==> run M: inputs <==
## microprocessor
module microprocessor(clk, rst, outputPorts, inputPorts, imem_addr, imem_data, dmem_addr, dmem_we, dmem_wdata, dmem_rdata);
clock: 6.0 ns
lec_check: 0
abc_area: 1
cap_margin: 15
cell_pad_in_sites_global_placement: 1
core_margin: 2
core_utilization: 40
cts_cluster_diameter: 44
cts_cluster_size: 93
gpl_routability_driven: 1
gpl_timing_driven: 0
hold_slack_margin: 0.03
max_routing_layer: met4
min_routing_layer: met2
setup_slack_margin: -0.15
slew_margin: 25
run.sh (not shown) runs the stock make flow with config.mk's settings and CLKGATE_MAP_FILE=.
==> run D (differences from run M) <==
==> flow/config.mk (replaced) <==
export PLATFORM = sky130hd
export DESIGN_NAME = microprocessor
export DESIGN_NICKNAME = microprocessor
export VERILOG_FILES = /design/flow/design.v
export SDC_FILE = /design/flow/constraint.sdc
export NUM_CORES = 4
export LEC_CHECK = 0
export ABC_AREA = 1
export CAP_MARGIN = 20
export CORE_MARGIN = 2
export CORE_UTILIZATION = 70
export CTS_CLUSTER_SIZE = 58
export SLEW_MARGIN = 20
==> flow/constraint.sdc (replaced) <==
create_clock -name core_clock -period 2.79 [get_ports {clk}]
set_input_delay 0.5580 -clock core_clock [delete_from_list [all_inputs] [get_ports {clk}]]
set_output_delay 0.5580 -clock core_clock [all_outputs]
set_load 0.01 [all_outputs]
==> run E (differences from run M) <==
==> flow/config.mk (replaced) <==
export PLATFORM = sky130hd
export DESIGN_NAME = microprocessor
export DESIGN_NICKNAME = microprocessor
export VERILOG_FILES = /design/flow/design.v
export SDC_FILE = /design/flow/constraint.sdc
export NUM_CORES = 4
export LEC_CHECK = 0
export ABC_AREA = 1
export CAP_MARGIN = 30
export CELL_PAD_IN_SITES_DETAIL_PLACEMENT = 1
export CORE_ASPECT_RATIO = 1.02
export CORE_MARGIN = 8
export CORE_UTILIZATION = 26
export CTS_CLUSTER_DIAMETER = 270
export GPL_ROUTABILITY_DRIVEN = 1
export MAX_ROUTING_LAYER = met4
export MIN_ROUTING_LAYER = met2
export PLACE_DENSITY_LB_ADDON = 0.05
export SLEW_MARGIN = 25
export TNS_END_PERCENT = 25
==> flow/constraint.sdc (replaced) <==
create_clock -name core_clock -period 3.99 [get_ports {clk}]
set_input_delay 0.7980 -clock core_clock [delete_from_list [all_inputs] [get_ports {clk}]]
set_output_delay 0.7980 -clock core_clock [all_outputs]
set_load 0.01 [all_outputs]
==> comparison table <==
| quantity | run M | run D | run E |
|---|---|---|---|
| Run status | stopped before the end | finished with violations | finished clean |
| Stage where the flow stopped | global routing | - | - |
| Reasons for failing layout checks | - | setup timing | - |
| Sequential fraction of total cell area | - | 47.3% | 47.8% |
| Antenna diode count | - | 5 | 29 |
| CP Data Arrival Time | - | 3.75 ns | 4.69 ns |
| Antenna viol nets, final | - | 0 | 0 |
| Die Span Y | 408 um | 310 um | 523 um |
| Number of inverters outside the clock class in the layout | - | 451 | 451 |
| Area growth syn-to-layout | - | 20.3% | 18.9% |
| Estimated wirelength of the detail-placed design | 302 mm | 148 mm | 205 mm |
| Skew final | - | 0.0409 ns | 0.0347 ns |
| Startpoint type of the worst setup path | - | flop | flop |
| Tightest Pin Transition | - | 0.867 ns | 1.12 ns |
| Worst hold path depth | - | 5 | 2 |
| Number of clock buffers in the layout | - | 188 | 226 |
| WL/cell | - | 27.7 um | 30.9 um |
| Non-clock buffer contribution to total cell area | - | 9.20% | 5.89% |
| Via density per instance | - | 7.11 | 7.30 |
| Total of fill cells in the finished design | - | 5008 | 28418 |
| Hold wc startpoint | - | rst | rst |
| Capture point of the critical path | - | myData.ALU_res_reg[26]$_SDFF_PP0_ | myData.flagZ$_SDFF_PP0_ |
| Cell internal power dissipation | - | 35.9 mW | 25.6 mW |
| Part of the total power dissipated in sequential elements | - | 45.0% | 42.8% |
| Post CTS Setup Buffer Count | 0 | 8 | 1 |
| Post-layout worst setup margin | - | -0.241 ns | 0.0973 ns |
| Area of the multi-input gates | - | 0.0265 mm^2 | 0.0247 mm^2 |
| Class of the worst hold path | - | input port to flop | input port to flop |
| Post-placement cell area | 0.0717 mm^2 | 0.0719 mm^2 | 0.0722 mm^2 |

---

==> cedar <==
Starting RTL as in the previous note.
==> flow/config.mk <==
export PLATFORM = sky130hd
export DESIGN_NAME = microprocessor
export DESIGN_NICKNAME = microprocessor
export VERILOG_FILES = /design/flow/design.v
export SDC_FILE = /design/flow/constraint.sdc
export NUM_CORES = 4
export LEC_CHECK = 0
export CAP_MARGIN = 30
export CELL_PAD_IN_SITES_DETAIL_PLACEMENT = 0
export CORE_ASPECT_RATIO = 0.96
export CORE_MARGIN = 2
export CORE_UTILIZATION = 66
export CTS_CLUSTER_DIAMETER = 270
export GPL_ROUTABILITY_DRIVEN = 1
export MIN_ROUTING_LAYER = met1
export SLEW_MARGIN = 20
export TNS_END_PERCENT = 75
==> flow/constraint.sdc <==
create_clock -name core_clock -period 3.32 [get_ports {clk}]
set_input_delay 0.6640 -clock core_clock [delete_from_list [all_inputs] [get_ports {clk}]]
set_output_delay 0.6640 -clock core_clock [all_outputs]
set_load 0.01 [all_outputs]
==> willow: changes against cedar <==
- ABC_AREA: not set -> 1
- CAP_MARGIN: 30 -> 20
- CELL_PAD_IN_SITES_DETAIL_PLACEMENT: 0 -> not set
- CELL_PAD_IN_SITES_GLOBAL_PLACEMENT: not set -> 1
- CORE_ASPECT_RATIO: 0.96 -> not set
- CORE_UTILIZATION: 66 -> 40
- CTS_CLUSTER_DIAMETER: 270 -> 190
- GPL_TIMING_DRIVEN: not set -> 0
- MAX_ROUTING_LAYER: not set -> met4
- MIN_ROUTING_LAYER: met1 -> met2
- SETUP_SLACK_MARGIN: not set -> 0.7
- SLEW_MARGIN: 20 -> 25
- TNS_END_PERCENT: 75 -> not set
==> flow/constraint.sdc (replaced) <==
create_clock -name core_clock -period 6.0 [get_ports {clk}]
set_input_delay 1.2000 -clock core_clock [delete_from_list [all_inputs] [get_ports {clk}]]
set_output_delay 1.2000 -clock core_clock [all_outputs]
set_load 0.01 [all_outputs]
==> indigo: changes against cedar <==
- ABC_AREA: not set -> 0
- CAP_MARGIN: 30 -> 0
- CORE_UTILIZATION: 66 -> 70
- CTS_CLUSTER_DIAMETER: 270 -> 221
- SETUP_SLACK_MARGIN: not set -> 0.81
==> flow/constraint.sdc (replaced) <==
create_clock -name core_clock -period 2.81 [get_ports {clk}]
set_input_delay 0.5620 -clock core_clock [delete_from_list [all_inputs] [get_ports {clk}]]
set_output_delay 0.5620 -clock core_clock [all_outputs]
set_load 0.01 [all_outputs]
==> maple: changes against cedar <==
- CAP_MARGIN: 30 -> 20
- CELL_PAD_IN_SITES_DETAIL_PLACEMENT: 0 -> not set
- CORE_ASPECT_RATIO: 0.96 -> not set
- CORE_UTILIZATION: 66 -> 40
- CTS_CLUSTER_DIAMETER: 270 -> not set
- GPL_ROUTABILITY_DRIVEN: 1 -> not set
- MIN_ROUTING_LAYER: met1 -> not set
- TNS_END_PERCENT: 75 -> not set
==> flow/constraint.sdc (replaced) <==
create_clock -name core_clock -period 4.57 [get_ports {clk}]
set_input_delay 0.9140 -clock core_clock [delete_from_list [all_inputs] [get_ports {clk}]]
set_output_delay 0.9140 -clock core_clock [all_outputs]
set_load 0.01 [all_outputs]
==> impl_metrics.prom <==
# HELP chip_impl_metric Metrics from one implementation run
# TYPE chip_impl_metric gauge
chip_impl_metric{name="globalRouteMet2Util",unit="%"} 88.0
chip_impl_metric{name="synth-area-yosys",unit="um2"} 65400
chip_impl_metric{name="grt_util_met1",unit="%"} 0
chip_impl_metric{name="fp.coreArea",unit="um2"} 163000
chip_impl_metric{name="cts_buffer_count",unit=""} 152
chip_impl_metric{name="dieWidth",unit="um"} 408
chip_impl_metric{name="dp_hpwl",unit="mm"} 301
chip_impl_metric{name="synthSimpleGateAreaFrac",unit="%"} 15.3
chip_impl_metric{name="total_cell_area_at_the_placement_stage",unit="um2"} 71700
chip_impl_info{name="ys_top_logic_family",value="AND-OR/OR-AND gates"} 1
chip_impl_metric{name="finalWeightedCongestion",unit=""} 1.38
chip_impl_metric{name="synth.distinct_cells",unit=""} 47
chip_impl_info{name="failing_step",value="5_1_grt"} 1
chip_impl_info{name="error_line",value="[ERROR GRT-0116] Global routing finished with congestion. Check the congestion regions in the DRC Viewer."} 1
chip_impl_metric{name="die-height",unit="um"} 408
chip_impl_info{name="result_of_the_run",value="did not finish"} 1
# the run above: willow

==> impl_metrics.prom <==
# HELP chip_impl_metric Physical implementation figures
# TYPE chip_impl_metric gauge
chip_impl_metric{name="total_cell_area_at_the_placement_stage",unit="um2"} 69600
chip_impl_info{name="result_of_the_run",value="finished with violations"} 1
chip_impl_info{name="failed_checks",value="setup timing"} 1
chip_impl_metric{name="postLayoutSetupSlackWorst",unit="ns"} -0.520
chip_impl_metric{name="dieWidth",unit="um"} 321
chip_impl_metric{name="dp_hpwl",unit="mm"} 126
chip_impl_metric{name="grt_util_met1",unit="%"} 55.0
chip_impl_metric{name="finalWeightedCongestion",unit=""} 0.965
chip_impl_metric{name="fp.coreArea",unit="um2"} 95400
chip_impl_metric{name="synthSimpleGateAreaFrac",unit="%"} 6.29
chip_impl_metric{name="final-setup-viol-count",unit=""} 11
# the run above: cedar

==> impl_metrics.prom <==
# HELP chip_impl_metric Physical implementation figures
# TYPE chip_impl_metric gauge
chip_impl_metric{name="total_cell_area_at_the_placement_stage",unit="um2"} 68000
chip_impl_info{name="rr_startpoint",value="myControl.fteALU"} 1
chip_impl_metric{name="synth.distinct_cells",unit=""} 90
chip_impl_info{name="ys_top_logic_family",value="multiplexers"} 1
chip_impl_metric{name="die-height",unit="um"} 402
chip_impl_metric{name="grt_util_met1",unit="%"} 33.6
chip_impl_metric{name="synth-area-yosys",unit="um2"} 63500
chip_impl_metric{name="finalWeightedCongestion",unit=""} 0.942
chip_impl_metric{name="globalRouteMet2Util",unit="%"} 42.2
chip_impl_info{name="result_of_the_run",value="timing/DRC/antenna clean"} 1
chip_impl_metric{name="dieWidth",unit="um"} 402
chip_impl_metric{name="fp.coreArea",unit="um2"} 158000
chip_impl_metric{name="cts_buffer_count",unit=""} 145
chip_impl_metric{name="dp_hpwl",unit="mm"} 128
chip_impl_metric{name="synthSimpleGateAreaFrac",unit="%"} 6.29
# the run above: maple

==> impl_metrics.prom <==
# HELP chip_impl_metric Metrics from one implementation run
# TYPE chip_impl_metric gauge
chip_impl_metric{name="dp_hpwl",unit="mm"} 131
chip_impl_metric{name="synth-area-yosys",unit="um2"} 63500
chip_impl_metric{name="post_synth_fa_ha_maj_area_fraction",unit="%"} 2.45
chip_impl_metric{name="total_cell_area_at_the_placement_stage",unit="um2"} 70900
chip_impl_metric{name="fp.coreArea",unit="um2"} 90100
chip_impl_metric{name="synthSimpleGateAreaFrac",unit="%"} 6.29
chip_impl_info{name="failing_step",value="5_1_grt"} 1
chip_impl_metric{name="cts_buffer_count",unit=""} 133
chip_impl_info{name="result_of_the_run",value="did not finish"} 1
chip_impl_metric{name="synth.distinct_cells",unit=""} 90
chip_impl_info{name="ys_top_logic_family",value="multiplexers"} 1
chip_impl_metric{name="die-height",unit="um"} 299
# the run above: indigo

No activity file was given, so power comes from the tool's default toggle rates.
